// bellmanford
module bellmanford (reset, clock, GMAR1, GMDR1, GMAR2, GMDR2, IMAR, IMDR, WMAR1, WMAR2, WMDR1, WMDR2, WMWDR, WMWAR, WMWE, OMAR, OMDR, OMWAR, OMWDR, OMWE, NegCycle, Finish);
input clock,reset;
output reg [12:0] GMAR1;
input wire [127:0] GMDR1;
output reg [12:0] GMAR2;
input wire [127:0] GMDR2;
output reg [12:0] IMAR;
input wire [7:0] IMDR;
output reg [12:0] WMAR1;
input wire [127:0] WMDR1;
output reg [12:0] WMAR2;
input wire [127:0] WMDR2;
output reg [12:0] WMWAR;
output reg [127:0] WMWDR;
output reg WMWE;
output wire [12:0] OMAR;
output wire [15:0] OMDR;
assign OMAR = 13'b0;
assign OMDR = 16'b0;
output reg [12:0] OMWAR;
output reg [15:0] OMWDR;
output reg OMWE;
output reg NegCycle;
output reg Finish;
parameter [4:0]  
Init    = 4'b0000,
Init1   = 4'b0001,
Init2   = 4'b0010,
Init3   = 4'b0011,
Upd_S   = 4'b0100,
Upd_D   = 4'b0101, 
BFA1    = 4'b0110,
BFA_Stall1 = 4'b0111,
BFA2    = 4'b1000,
BFA_Stall2    = 4'b1001,
BFA3    = 4'b1010,
BFA_Stall3 = 4'b1011,
BFA4    = 4'b1100,
BFA5    = 4'b1101,
BFA_Stall4 = 4'b1110,
BFA6    = 4'b1111,
OP1     = 5'b10000,
OP_Stall1 = 5'b10001,
OP2     = 5'b10010,
OP3     = 5'b10011,
OP4     = 5'b10100,
OP_Stall2 = 5'b10101,
Refresh1 = 5'b10110,
Refresh2 = 5'b10111,
End1 = 5'b11000,
End2 = 5'b11001,
End3 = 5'b11010;
reg [127:0] GMDR1_reg;
reg [127:0] GMDR2_reg;
reg [7:0] IMDR_reg;
reg [127:0] WMDR1_reg;
reg [127:0] WMDR2_reg;
always@(posedge clock)
begin
    GMDR1_reg <= GMDR1;
    GMDR2_reg <= GMDR2;
    IMDR_reg <= IMDR;
    WMDR1_reg <= WMDR1;
    WMDR2_reg <= WMDR2;
end
reg [7:0] NumNodes;
reg [7:0] NodeCounter;
reg [7:0] Ureg;
reg [7:0] NumLinks;
reg [7:0] LinkCounter;
reg [7:0] Vreg[0:8];
reg signed [7:0] Wreg[0:8];
reg signed [7:0] NewWeight;
reg [7:0] Sub;
reg BFA_flag;
reg signed [7:0] DistU;
reg First_Node;
reg NegativeCycleCheck;
reg FirstLine;
reg MultiLine;
reg [4:0]   current_state, next_state;
always@(posedge clock)
begin
       current_state <= next_state;
end
always@(posedge clock)
begin
	if(reset)
	begin
		WMWE <= 1'b0;
		OMWE <= 1'b0;
		Finish <= 1'b0;
		NegCycle <= 1'b0;
		GMAR1 <= 0;
		GMAR2 <= 0;
		IMAR <= 0;
		WMAR1 <= 0;
		WMAR2 <= 0;
		WMWAR <= 0;
		OMWAR <= 0;
		WMWDR <= 0;
  ...
For scale: about 790 I/O pins, ~25000 um^2 of cells after synthesis.
export LEC_CHECK = 0
export CAP_MARGIN = 20
export CORE_MARGIN = 2
export CORE_UTILIZATION = 40
export SETUP_SLACK_MARGIN = 0.65
export SLEW_MARGIN = 20
create_clock -name core_clock -period 2.37 [get_ports {clock}]
run.sh (not shown) runs the stock make flow with config.mk's settings and CLKGATE_MAP_FILE=.
The first run ran to the end with violations: negative setup slack.
Edit:
--- a/flow/config.mk
+++ b/flow/config.mk
@@ -11 +10,0 @@
-export SETUP_SLACK_MARGIN = 0.65
==> flow/constraint.sdc (replaced) <==
create_clock -name core_clock -period 5.0 [get_ports {clock}]
set_input_delay 1.0000 -clock core_clock [delete_from_list [all_inputs] [get_ports {clock}]]
set_output_delay 1.0000 -clock core_clock [all_outputs]
set_load 0.01 [all_outputs]
The changed run passed the timing, design-rule and antenna checks.
Via count shrinks by about 7.5%.
Global-route usage went down by 2.2 points.
Sequential share of layout area rose by 5.6 points.
Non-clock buffer count shrinks by 290.
Worst setup slack gets better by 1.6 ns.
Power shrinks by 53%.
Wire length falls by 9.4%.
Worst hold slack gains 0.13 ns.
Area after synthesis stays the same.
Final area drops by 14%.
Edit:
--- a/flow/config.mk
+++ b/flow/config.mk
@@ -8,0 +9 @@
+export CORE_ASPECT_RATIO = 1.88
@@ -10 +11,4 @@
-export CORE_UTILIZATION = 40
+export CORE_UTILIZATION = 59
+export CTS_CLUSTER_DIAMETER = 302
+export CTS_CLUSTER_SIZE = 62
+export SETUP_SLACK_MARGIN = 0.16
@@ -11,0 +16 @@
+export TNS_END_PERCENT = 15
The new run stopped in I/O pin placement with PPL-0024; synthesized area is unchanged; die area is lower by 32%; synthesized cell count stays the same.

---

Setup of job 8239:
Starting RTL as in the previous note.
clock: 2.37 ns
lec_check: 0
cap_margin: 20
core_margin: 2
core_utilization: 57
slew_margin: 20
As the logs show, job 8239 stopped at I/O pin placement after a tool error, so it never reached the end of the flow.
The following lists how job 8694 was set up differently from job 8239:
# job 8239
export LEC_CHECK = 0
export CAP_MARGIN = 20
export CORE_MARGIN = 2
export CORE_UTILIZATION = 57
export SLEW_MARGIN = 20
create_clock -name core_clock -period 2.37 [get_ports {clock}]
# job 8694
export LEC_CHECK = 0
export ABC_AREA = 0
export CAP_MARGIN = 20
export CORE_ASPECT_RATIO = 0.71
export CORE_MARGIN = 2
export CORE_UTILIZATION = 59
export CTS_CLUSTER_DIAMETER = 389
export CTS_CLUSTER_SIZE = 20
export HOLD_SLACK_MARGIN = -0.02
export MIN_ROUTING_LAYER = met1
export SETUP_SLACK_MARGIN = 0.68
export SLEW_MARGIN = 20
export TNS_END_PERCENT = 30
create_clock -name core_clock -period 2.37 [get_ports {clock}]
Nothing crashed in job 8694 and all stages finished; the problem is that the final layout failed, the offending checks being setup timing. Compared with job 8239, job 8694 shows die area that has gone down by a few percent. Job 8694 vs. job 8239: area after synthesis was more or less identical, starting density of the core went up by 1.9 points.
Relative to job 8694, the following input files were edited for job 5516:
# job 8694
export LEC_CHECK = 0
export ABC_AREA = 0
export CAP_MARGIN = 20
export CORE_ASPECT_RATIO = 0.71
export CORE_MARGIN = 2
export CORE_UTILIZATION = 59
export CTS_CLUSTER_DIAMETER = 389
export CTS_CLUSTER_SIZE = 20
export HOLD_SLACK_MARGIN = -0.02
export MIN_ROUTING_LAYER = met1
export SETUP_SLACK_MARGIN = 0.68
export SLEW_MARGIN = 20
export TNS_END_PERCENT = 30
create_clock -name core_clock -period 2.37 [get_ports {clock}]
# job 5516
export LEC_CHECK = 0
export CAP_MARGIN = 20
export CORE_MARGIN = 2
export CORE_UTILIZATION = 56
export CTS_CLUSTER_SIZE = 31
export SLEW_MARGIN = 20
export TNS_END_PERCENT = 5
create_clock -name core_clock -period 2.37 [get_ports {clock}]
[summary]
The remaining runs in job 8694 and job 5516 completed every stage, whereas job 5516 halted early. The flow ended early for job 5516: it failed with a tool error in I/O pin placement. Diff job 8694..job 5516 | total standard cell area after synthesis | unchanged. Job 5516 ended up with a higher cell row count than job 8694 did. Comparing the two runs side by side, job 5516 comes out behind job 8694 on total core area. Fraction of synthesis flops using an asynchronous set or reset pin: job 8694 vs job 5516 identical. As far as adder-cell area share of the yosys netlist goes, job 5516 and job 8694 are indistinguishable; the numbers are identical. In the flow results for job 8694 and job 5516, the width of the die is larger on job 8694. Re yosys stat chip area: no difference whatsoever between job 8694 and job 5516. Proportion of synthesized area in mux cells: job 5516 vs job 8694 identical. Re fraction of the mapped netlist area in compound gates: no difference whatsoever between job 8694 and job 5516. In job 5516 relative to job 8694, die area had gone up by a few percent.

---

maple:
bellmanford again, from the RTL that the note above started with.
clock: 5.0 ns
lec_check: 0
cap_margin: 30
core_aspect_ratio: 1.09
core_margin: 5
core_utilization: 35
gpl_routability_driven: 0
place_density_lb_addon: 0.16
slew_margin: 25
tns_end_percent: 85
Relative to maple, the following input files were edited for cedar:
Settings: ABC_AREA newly set to 1; CORE_MARGIN changed from 5 to 3; CELL_PAD_IN_SITES_DETAIL_PLACEMENT newly set to 1; PLACE_DENSITY_LB_ADDON removed (was 0.16); TNS_END_PERCENT removed (was 85); CELL_PAD_IN_SITES_GLOBAL_PLACEMENT newly set to 3; CORE_ASPECT_RATIO changed from 1.09 to 0.69; GPL_TIMING_DRIVEN newly set to 0; SETUP_SLACK_MARGIN newly set to 1.25; CAP_MARGIN changed from 30 to 20; CTS_CLUSTER_SIZE newly set to 57; HOLD_SLACK_MARGIN newly set to 0.2; CORE_UTILIZATION changed from 35 to 40; SLEW_MARGIN changed from 25 to 35; PLACE_DENSITY newly set to 0.61.
[summary]
Seen in the log of cedar: GPL-0301 during 3_3_place_gp, after which the run never completed. Sort maple and cedar by core area, descending, and maple comes first. maple → cedar: chip area estimate from yosys synthesis increased by 3.8% relative to the old numbers, area fraction in compound gates after synthesis decreased by 2.2 points relative to the old numbers.
Changes in garnet relative to cedar:
Settings: a deleted CTS_CLUSTER_SIZE that had been 57; a deleted ABC_AREA that had been 1; a deleted GPL_ROUTABILITY_DRIVEN that had been 0; a change of SLEW_MARGIN from 35 to 20; a deleted SETUP_SLACK_MARGIN that had been 1.25; a deleted HOLD_SLACK_MARGIN that had been 0.2; a deleted CELL_PAD_IN_SITES_GLOBAL_PLACEMENT that had been 3; a change of CORE_MARGIN from 3 to 7; a deleted CELL_PAD_IN_SITES_DETAIL_PLACEMENT that had been 1; a deleted GPL_TIMING_DRIVEN that had been 0; a deleted PLACE_DENSITY that had been 0.61.
[summary]
- garnet improves on cedar in synthesized area.
- Diff cedar -> garnet | placeable core area | decrease of about 3.2%
- garnet vs. cedar: adder-cell share of the synthesized area barely changed; chip footprint climbed 2.6%.
- garnet: PASS, flow complete, no timing, DRC or antenna violations
The inputs of fjord differ from those of garnet as listed below.
Settings: changing CORE_UTILIZATION from 40 to 57; setting CTS_CLUSTER_DIAMETER to 363 for the first time; setting SETUP_SLACK_MARGIN to 1.01 for the first time; removing CORE_ASPECT_RATIO (formerly 0.69); changing CORE_MARGIN from 7 to 2.
Findings:
- fjord | ERROR | 3_2_place_iop
- Compared with garnet, in fjord full die area went down by about 35%; register share after synthesis barely changed; adder and majority gate portion of the synthesized area barely changed; placeable core region now sits lower; initial core utilization shows an increase of 17 points.
Relative to fjord, the following input files were edited for onyx:
Settings: CORE_ASPECT_RATIO now 0.69, previously not set; CORE_UTILIZATION now 40, was 57; GPL_ROUTABILITY_DRIVEN now 0, previously not set; PLACE_DENSITY now 0.61, previously not set; CELL_PAD_IN_SITES_GLOBAL_PLACEMENT now 3, previously not set; CTS_CLUSTER_SIZE now 57, previously not set; CORE_MARGIN now 7, was 2; CTS_CLUSTER_DIAMETER no longer set, was 363; SETUP_SLACK_MARGIN now 1.25, was 1.01.
==> comparison <==
Relative to fjord, the total core area measured on onyx has increased by more than a quarter.
Diff onyx and fjord: horizontal die dimension higher in onyx
onyx finished every stage and its layout cleared the timing, design-rule and antenna checks.
Seen in the log of fjord: PPL-0024 during 3_2_place_iop, after which the run never completed.
Compared to fjord, onyx was floorplanned on a bigger die.
### onyx -> delta
Settings: removing CELL_PAD_IN_SITES_GLOBAL_PLACEMENT (formerly 3); removing GPL_ROUTABILITY_DRIVEN (formerly 0); changing CORE_MARGIN from 7 to 2; removing SETUP_SLACK_MARGIN (formerly 1.25); removing CORE_ASPECT_RATIO (formerly 0.69); removing PLACE_DENSITY (formerly 0.61); removing CTS_CLUSTER_SIZE (formerly 57); changing the clock period (ns, I/O delays scaled along) from 5.0 to 2.37.
### Flow results
Status delta: flow complete, layout not clean - setup timing
Relative to onyx, leakage component of the power has gone up in delta.
Compared with onyx, delta shows area inside the core boundary that has gone up slightly.
onyx → delta: power increased 120%, routed wire length now sits higher, number of max-cap violations shows no meaningful change.
delta ended with less hold slack than onyx.
Amount of wire on met3 after detailed routing of delta falls short of that of onyx by more than 10%.
Relative to onyx, total global-route track usage has increased by 3.1 points in delta.
[compare] base=onyx new=delta: final critical-path share of the clock period higher, final cell count higher, number of cells on the worst hold path higher.
Highest routed metal layer = met4: delta; highest routed metal layer = met5: onyx
Power and IR drop assume default switching activity.
